== job 6767 ==
==> flow/design.v (excerpt) <==
module mac_array #(
    parameter NUM_CHANNELS = 4,
    parameter DATA_WIDTH = 8,
    parameter ACCUM_WIDTH = 32,
    parameter OUTPUT_WIDTH = 16
)(
    input  clk,
    input  rst_n,
    input  [NUM_CHANNELS-1:0] enable,
    input  [NUM_CHANNELS-1:0] clear_acc,
    input  [DATA_WIDTH*NUM_CHANNELS-1:0] input_data,
    input  [DATA_WIDTH*NUM_CHANNELS-1:0] weight,
    output [OUTPUT_WIDTH*NUM_CHANNELS-1:0] mac_out,
    output [OUTPUT_WIDTH*NUM_CHANNELS-1:0] activated_out,
    output [NUM_CHANNELS-1:0] valid,
    output [NUM_CHANNELS-1:0] overflow
);
    genvar i;
    generate
        for (i = 0; i < NUM_CHANNELS; i = i + 1) begin : mac_channels
            mac_unit #(
                .DATA_WIDTH(DATA_WIDTH),
                .ACCUM_WIDTH(ACCUM_WIDTH),
                .OUTPUT_WIDTH(OUTPUT_WIDTH)
            ) mac_inst (
                .clk(clk),
                .rst_n(rst_n),
                .enable(enable[i]),
                .clear_acc(clear_acc[i]),
                .input_data(input_data[DATA_WIDTH*(i+1)-1:DATA_WIDTH*i]),
                .weight(weight[DATA_WIDTH*(i+1)-1:DATA_WIDTH*i]),
                .mac_out(mac_out[OUTPUT_WIDTH*(i+1)-1:OUTPUT_WIDTH*i]),
                .activated_out(activated_out[OUTPUT_WIDTH*(i+1)-1:OUTPUT_WIDTH*i]),
                .valid(valid[i]),
                .overflow(overflow[i])
            );
        end
    endgenerate
endmodule
clock: 13.3 ns
lec_check: 0
abc_area: 1
cap_margin: 30
core_aspect_ratio: 0.84
core_margin: 2
core_utilization: 16
cts_cluster_diameter: 133
gpl_routability_driven: 0
gpl_timing_driven: 1
min_routing_layer: met1
place_density_lb_addon: 0.26
setup_slack_margin: 1.62
slew_margin: 5
run.sh (not shown) runs the stock make flow with config.mk's settings and CLKGATE_MAP_FILE=.
Both conditions hold for job 6767: the flow ran to the end and the final layout passed the timing, DRC and antenna checks.
Relative to job 6767, the following input files were edited for job 8789:
Settings: SLEW_MARGIN now 35, was 5; CELL_PAD_IN_SITES_DETAIL_PLACEMENT now 2, previously not set; CORE_ASPECT_RATIO now 1.72, was 0.84; CAP_MARGIN now 0, was 30; MAX_ROUTING_LAYER now met4, previously not set; the clock period (ns, I/O delays scaled along) now 9.28, was 13.3.
- Share of cell area taken by multi-input logic gates: job 8789 vs job 6767 up 1.2 points
- Taking job 6767 over job 8789, the buffer count excluding the clock tree in the final layout ratio works out to 0.78.
- met1 wire length for job 8789 is lower than for job 6767.
- | setup slack after layout | job 8789 vs job 6767 | 2.70 ns lower |
### job 8789 -> job 3080
Settings: CTS_CLUSTER_DIAMETER no longer set, was 133; MIN_ROUTING_LAYER no longer set, was met1; CORE_ASPECT_RATIO no longer set, was 1.72; MAX_ROUTING_LAYER no longer set, was met4; GPL_ROUTABILITY_DRIVEN no longer set, was 0; CORE_UTILIZATION now 48, was 16; GPL_TIMING_DRIVEN no longer set, was 1; CAP_MARGIN now 20, was 0; PLACE_DENSITY_LB_ADDON no longer set, was 0.26; ABC_AREA no longer set, was 1; SETUP_SLACK_MARGIN no longer set, was 1.62; CELL_PAD_IN_SITES_DETAIL_PLACEMENT no longer set, was 2; SLEW_MARGIN now 20, was 35; the clock period (ns, I/O delays scaled along) now 8.31, was 9.28.
## What came out
Compared with job 8789, the detailed router inserted fewer vias in job 3080.
Going from job 8789 to job 3080, final worst-path cycle share grew by 16 points, relative contribution of combinational cells to total power shrank by 0.9 points, cell resize tally after clock tree synthesis shrank by 149, worst path arrival time grew by 0.47 ns, overall power consumption grew by 2.2%.
Job 8789 has lower global-route usage over all layers than job 3080.
#### Input delta (job 8334 over job 3080)
Settings: SETUP_SLACK_MARGIN: unset -> 1.49; TNS_END_PERCENT: unset -> 5; CORE_UTILIZATION: 48 -> 67; the clock period (ns, I/O delays scaled along): 8.31 -> 5.59.
Results
Although it ran to completion, job 8334 produced a layout that fails the final checks because of setup timing. From job 3080 to job 8334 the numbers moved as follows: final tally of max-slew violations flat, largest incremental delay on the critical path picked up an extra 0.03 ns, total routing resource utilization after global routing moved up, wire length after detailed routing picked up an extra 38000 um. Lower utilization among job 8334 and job 3080: job 3080. Measured against job 8334, the power of the combinational group of job 3080 comes out at 0.44 times the reference value. Max post-route fraction of the period consumed by the critical path across job 8334 and job 3080: job 8334.

## the baseline
The RTL this note starts from:
==> flow/design.v <==
module vedic_2x2 (
    input  [1:0] a,
    input  [1:0] b,
    output [3:0] product
);
    wire [3:0] partial;
    wire c1, c2;
    assign partial[0] = a[0] & b[0];
    assign partial[1] = a[1] & b[0];
    assign partial[2] = a[0] & b[1];
    assign partial[3] = a[1] & b[1];
    assign product[0] = partial[0];
    assign {c1, product[1]} = partial[1] + partial[2];
    assign {c2, product[2]} = partial[3] + c1;
    assign product[3] = c2;
endmodule
module vedic_mult #(
    parameter WIDTH = 8
)(
    input  [WIDTH-1:0] a,
    input  [WIDTH-1:0] b,
    output [2*WIDTH-1:0] product
);
    generate
        if (WIDTH == 2) begin : base_case
            vedic_2x2 v2x2 (
                .a(a),
                .b(b),
                .product(product)
            );
        end else begin : recursive_case
            localparam HALF_WIDTH = WIDTH / 2;
            wire [WIDTH-1:0] q0, q1, q2, q3;
            wire [2*WIDTH-1:0] aligned_q0, aligned_q1, aligned_q2, aligned_q3;
            wire [2*WIDTH-1:0] temp1, temp2;
            vedic_mult #(HALF_WIDTH) m0 (
                .a(a[HALF_WIDTH-1:0]),
                .b(b[HALF_WIDTH-1:0]),
                .product(q0)
            );
            vedic_mult #(HALF_WIDTH) m1 (
                .a(a[WIDTH-1:HALF_WIDTH]),
                .b(b[HALF_WIDTH-1:0]),
                .product(q1)
            );
            vedic_mult #(HALF_WIDTH) m2 (
                .a(a[HALF_WIDTH-1:0]),
                .b(b[WIDTH-1:HALF_WIDTH]),
                .product(q2)
            );
            vedic_mult #(HALF_WIDTH) m3 (
                .a(a[WIDTH-1:HALF_WIDTH]),
                .b(b[WIDTH-1:HALF_WIDTH]),
                .product(q3)
            );
            assign aligned_q0 = {{WIDTH{1'b0}}, q0};
            assign aligned_q1 = {{HALF_WIDTH{1'b0}}, q1, {HALF_WIDTH{1'b0}}};
            assign aligned_q2 = {{HALF_WIDTH{1'b0}}, q2, {HALF_WIDTH{1'b0}}};
            assign aligned_q3 = {q3, {WIDTH{1'b0}}};
            assign temp1 = aligned_q0 + aligned_q1;
            assign temp2 = temp1 + aligned_q2;
            assign product = temp2 + aligned_q3;
        end
    endgenerate
endmodule
module sigmoid_activation #(
    parameter WIDTH = 16,
    parameter FRAC_BITS = 11
)(
    input  signed [WIDTH-1:0] x,
    output [WIDTH-1:0] y
);
    localparam signed [WIDTH-1:0] NEG_THRESHOLD = -(4 << FRAC_BITS);
    localparam signed [WIDTH-1:0] POS_THRESHOLD = (4 << FRAC_BITS);
    localparam [WIDTH-1:0] ZERO_VAL = {WIDTH{1'b0}};
    localparam [WIDTH-1:0] HALF_VAL = (1 << (WIDTH-1));
    localparam [WIDTH-1:0] ONE_VAL  = {WIDTH{1'b1}};
    reg [WIDTH-1:0] y_reg;
    always @(*) begin
        if ($signed(x) < NEG_THRESHOLD)
            y_reg = ZERO_VAL;
        else if ($signed(x) > POS_THRESHOLD)
            y_reg = ONE_VAL;
        else
            y_reg = HALF_VAL + {{3{x[WIDTH-1]}}, x[WIDTH-1:3]};
    end
    assign y = y_reg;
endmodule
module mac_unit #(
    parameter DATA_WIDTH = 8,
    parameter ACCUM_WIDTH = 32,
    parameter OUTPUT_WIDTH = 16,
    parameter USE_SQRT_CSLA = 1,
    parameter ENABLE_ACTIVATION = 1,
    parameter FRAC_BITS = 11
)(
    input  clk,
    input  rst_n,
    input  enable,
    input  clear_acc,
    input  [DATA_WIDTH-1:0] input_data,
    input  [DATA_WIDTH-1:0] weight,
    output [OUTPUT_WIDTH-1:0] mac_out,
    output [OUTPUT_WIDTH-1:0] activated_out,
    output valid,
    output overflow
);
    localparam MULT_WIDTH = 2 * DATA_WIDTH;
    wire [MULT_WIDTH-1:0] mult_result;
    reg [ACCUM_WIDTH-1:0] accumulator;
    reg [ACCUM_WIDTH-1:0] next_acc;
    wire [ACCUM_WIDTH:0] acc_sum;
    reg overflow_reg;
    reg valid_reg;
    vedic_mult #(
        .WIDTH(DATA_WIDTH)
    ) multiplier (
        .a(input_data),
        .b(weight),
        .product(mult_result)
    );
    assign acc_sum = {1'b0, accumulator} + {{(ACCUM_WIDTH-MULT_WIDTH+1){1'b0}}, mult_result};
    always @(*) begin
        if (enable) begin
            if (clear_acc) begin
                next_acc = {{(ACCUM_WIDTH-MULT_WIDTH){1'b0}}, mult_result};
            end else begin
                next_acc = acc_sum[ACCUM_WIDTH-1:0];
            end
        end else if (clear_acc) begin
            next_acc = {ACCUM_WIDTH{1'b0}};
        end else begin
            next_acc = accumulator;
        end
    end
    always @(posedge clk or negedge rst_n) begin
        if (!rst_n)
            accumulator <= {ACCUM_WIDTH{1'b0}};
        else
            accumulator <= next_acc;
    end
    always @(posedge clk or negedge rst_n) begin
        if (!rst_n)
            overflow_reg <= 1'b0;
        else if (clear_acc)
            overflow_reg <= 1'b0;
        else if (enable && acc_sum[ACCUM_WIDTH])
            overflow_reg <= 1'b1;
    end
    assign overflow = overflow_reg;
    assign mac_out = accumulator[OUTPUT_WIDTH-1:0];
    generate
        if (ENABLE_ACTIVATION) begin : gen_activation
            sigmoid_activation #(
                .WIDTH(OUTPUT_WIDTH),
                .FRAC_BITS(FRAC_BITS)
            ) activation (
                .x(mac_out),
                .y(activated_out)
            );
        end else begin : no_activation
            assign activated_out = mac_out;
        end
    endgenerate
    always @(posedge clk or negedge rst_n) begin
        if (!rst_n)
            valid_reg <= 1'b0;
        else
            valid_reg <= enable;
    end
    assign valid = valid_reg;
endmodule
module mac_array #(
    parameter NUM_CHANNELS = 4,
    parameter DATA_WIDTH = 8,
    parameter ACCUM_WIDTH = 32,
    parameter OUTPUT_WIDTH = 16
)(
    input  clk,
    input  rst_n,
    input  [NUM_CHANNELS-1:0] enable,
    input  [NUM_CHANNELS-1:0] clear_acc,
    input  [DATA_WIDTH*NUM_CHANNELS-1:0] input_data,
    input  [DATA_WIDTH*NUM_CHANNELS-1:0] weight,
    output [OUTPUT_WIDTH*NUM_CHANNELS-1:0] mac_out,
    output [OUTPUT_WIDTH*NUM_CHANNELS-1:0] activated_out,
    output [NUM_CHANNELS-1:0] valid,
    output [NUM_CHANNELS-1:0] overflow
);
    genvar i;
    generate
        for (i = 0; i < NUM_CHANNELS; i = i + 1) begin : mac_channels
            mac_unit #(
                .DATA_WIDTH(DATA_WIDTH),
                .ACCUM_WIDTH(ACCUM_WIDTH),
                .OUTPUT_WIDTH(OUTPUT_WIDTH)
            ) mac_inst (
                .clk(clk),
                .rst_n(rst_n),
                .enable(enable[i]),
                .clear_acc(clear_acc[i]),
                .input_data(input_data[DATA_WIDTH*(i+1)-1:DATA_WIDTH*i]),
                .weight(weight[DATA_WIDTH*(i+1)-1:DATA_WIDTH*i]),
                .mac_out(mac_out[OUTPUT_WIDTH*(i+1)-1:OUTPUT_WIDTH*i]),
                .activated_out(activated_out[OUTPUT_WIDTH*(i+1)-1:OUTPUT_WIDTH*i]),
                .valid(valid[i]),
                .overflow(overflow[i])
            );
        end
    endgenerate
endmodule
export LEC_CHECK = 0
export CAP_MARGIN = 20
export CORE_MARGIN = 2
export CORE_UTILIZATION = 72
export CTS_CLUSTER_DIAMETER = 231
export CTS_CLUSTER_SIZE = 45
export PLACE_DENSITY_LB_ADDON = 0.19
export SETUP_SLACK_MARGIN = 1.37
export SLEW_MARGIN = 20
export TNS_END_PERCENT = 5
create_clock -name core_clock -period 4.62 [get_ports {clk}]
The baseline: it failed with a tool error in global routing, so there are no final results.
Changes in the candidate relative to the baseline:
# the baseline
export LEC_CHECK = 0
export CAP_MARGIN = 20
export CORE_MARGIN = 2
export CORE_UTILIZATION = 72
export CTS_CLUSTER_DIAMETER = 231
export CTS_CLUSTER_SIZE = 45
export PLACE_DENSITY_LB_ADDON = 0.19
export SETUP_SLACK_MARGIN = 1.37
export SLEW_MARGIN = 20
export TNS_END_PERCENT = 5
create_clock -name core_clock -period 4.62 [get_ports {clk}]
# the candidate
export LEC_CHECK = 0
export CAP_MARGIN = 20
export CORE_MARGIN = 2
export CORE_UTILIZATION = 58
export SLEW_MARGIN = 20
export TNS_END_PERCENT = 5
create_clock -name core_clock -period 6.31 [get_ports {clk}]
## What came out
- | the candidate | all stages done | FAIL | negative setup slack |
- The candidate ended up with a lower floorplan utilization than the baseline did.
- The placed standard-cell area of the baseline and that of the candidate are within noise of each other.
- Largest buffer count on any clock path of the baseline is on par with the candidate.
- Measured against each other, the candidate and the baseline differ in quantity of gates resized following cts, the higher figure coming from the baseline.
- Worst-case setup slack after placement (the candidate over the baseline): increase, 1.49 ns
- Die size: the candidate exceeds the baseline
- Area of the core for the candidate: 0.0075 sq mm up relative to the baseline
No activity file was given, so power comes from the tool's default toggle rates.
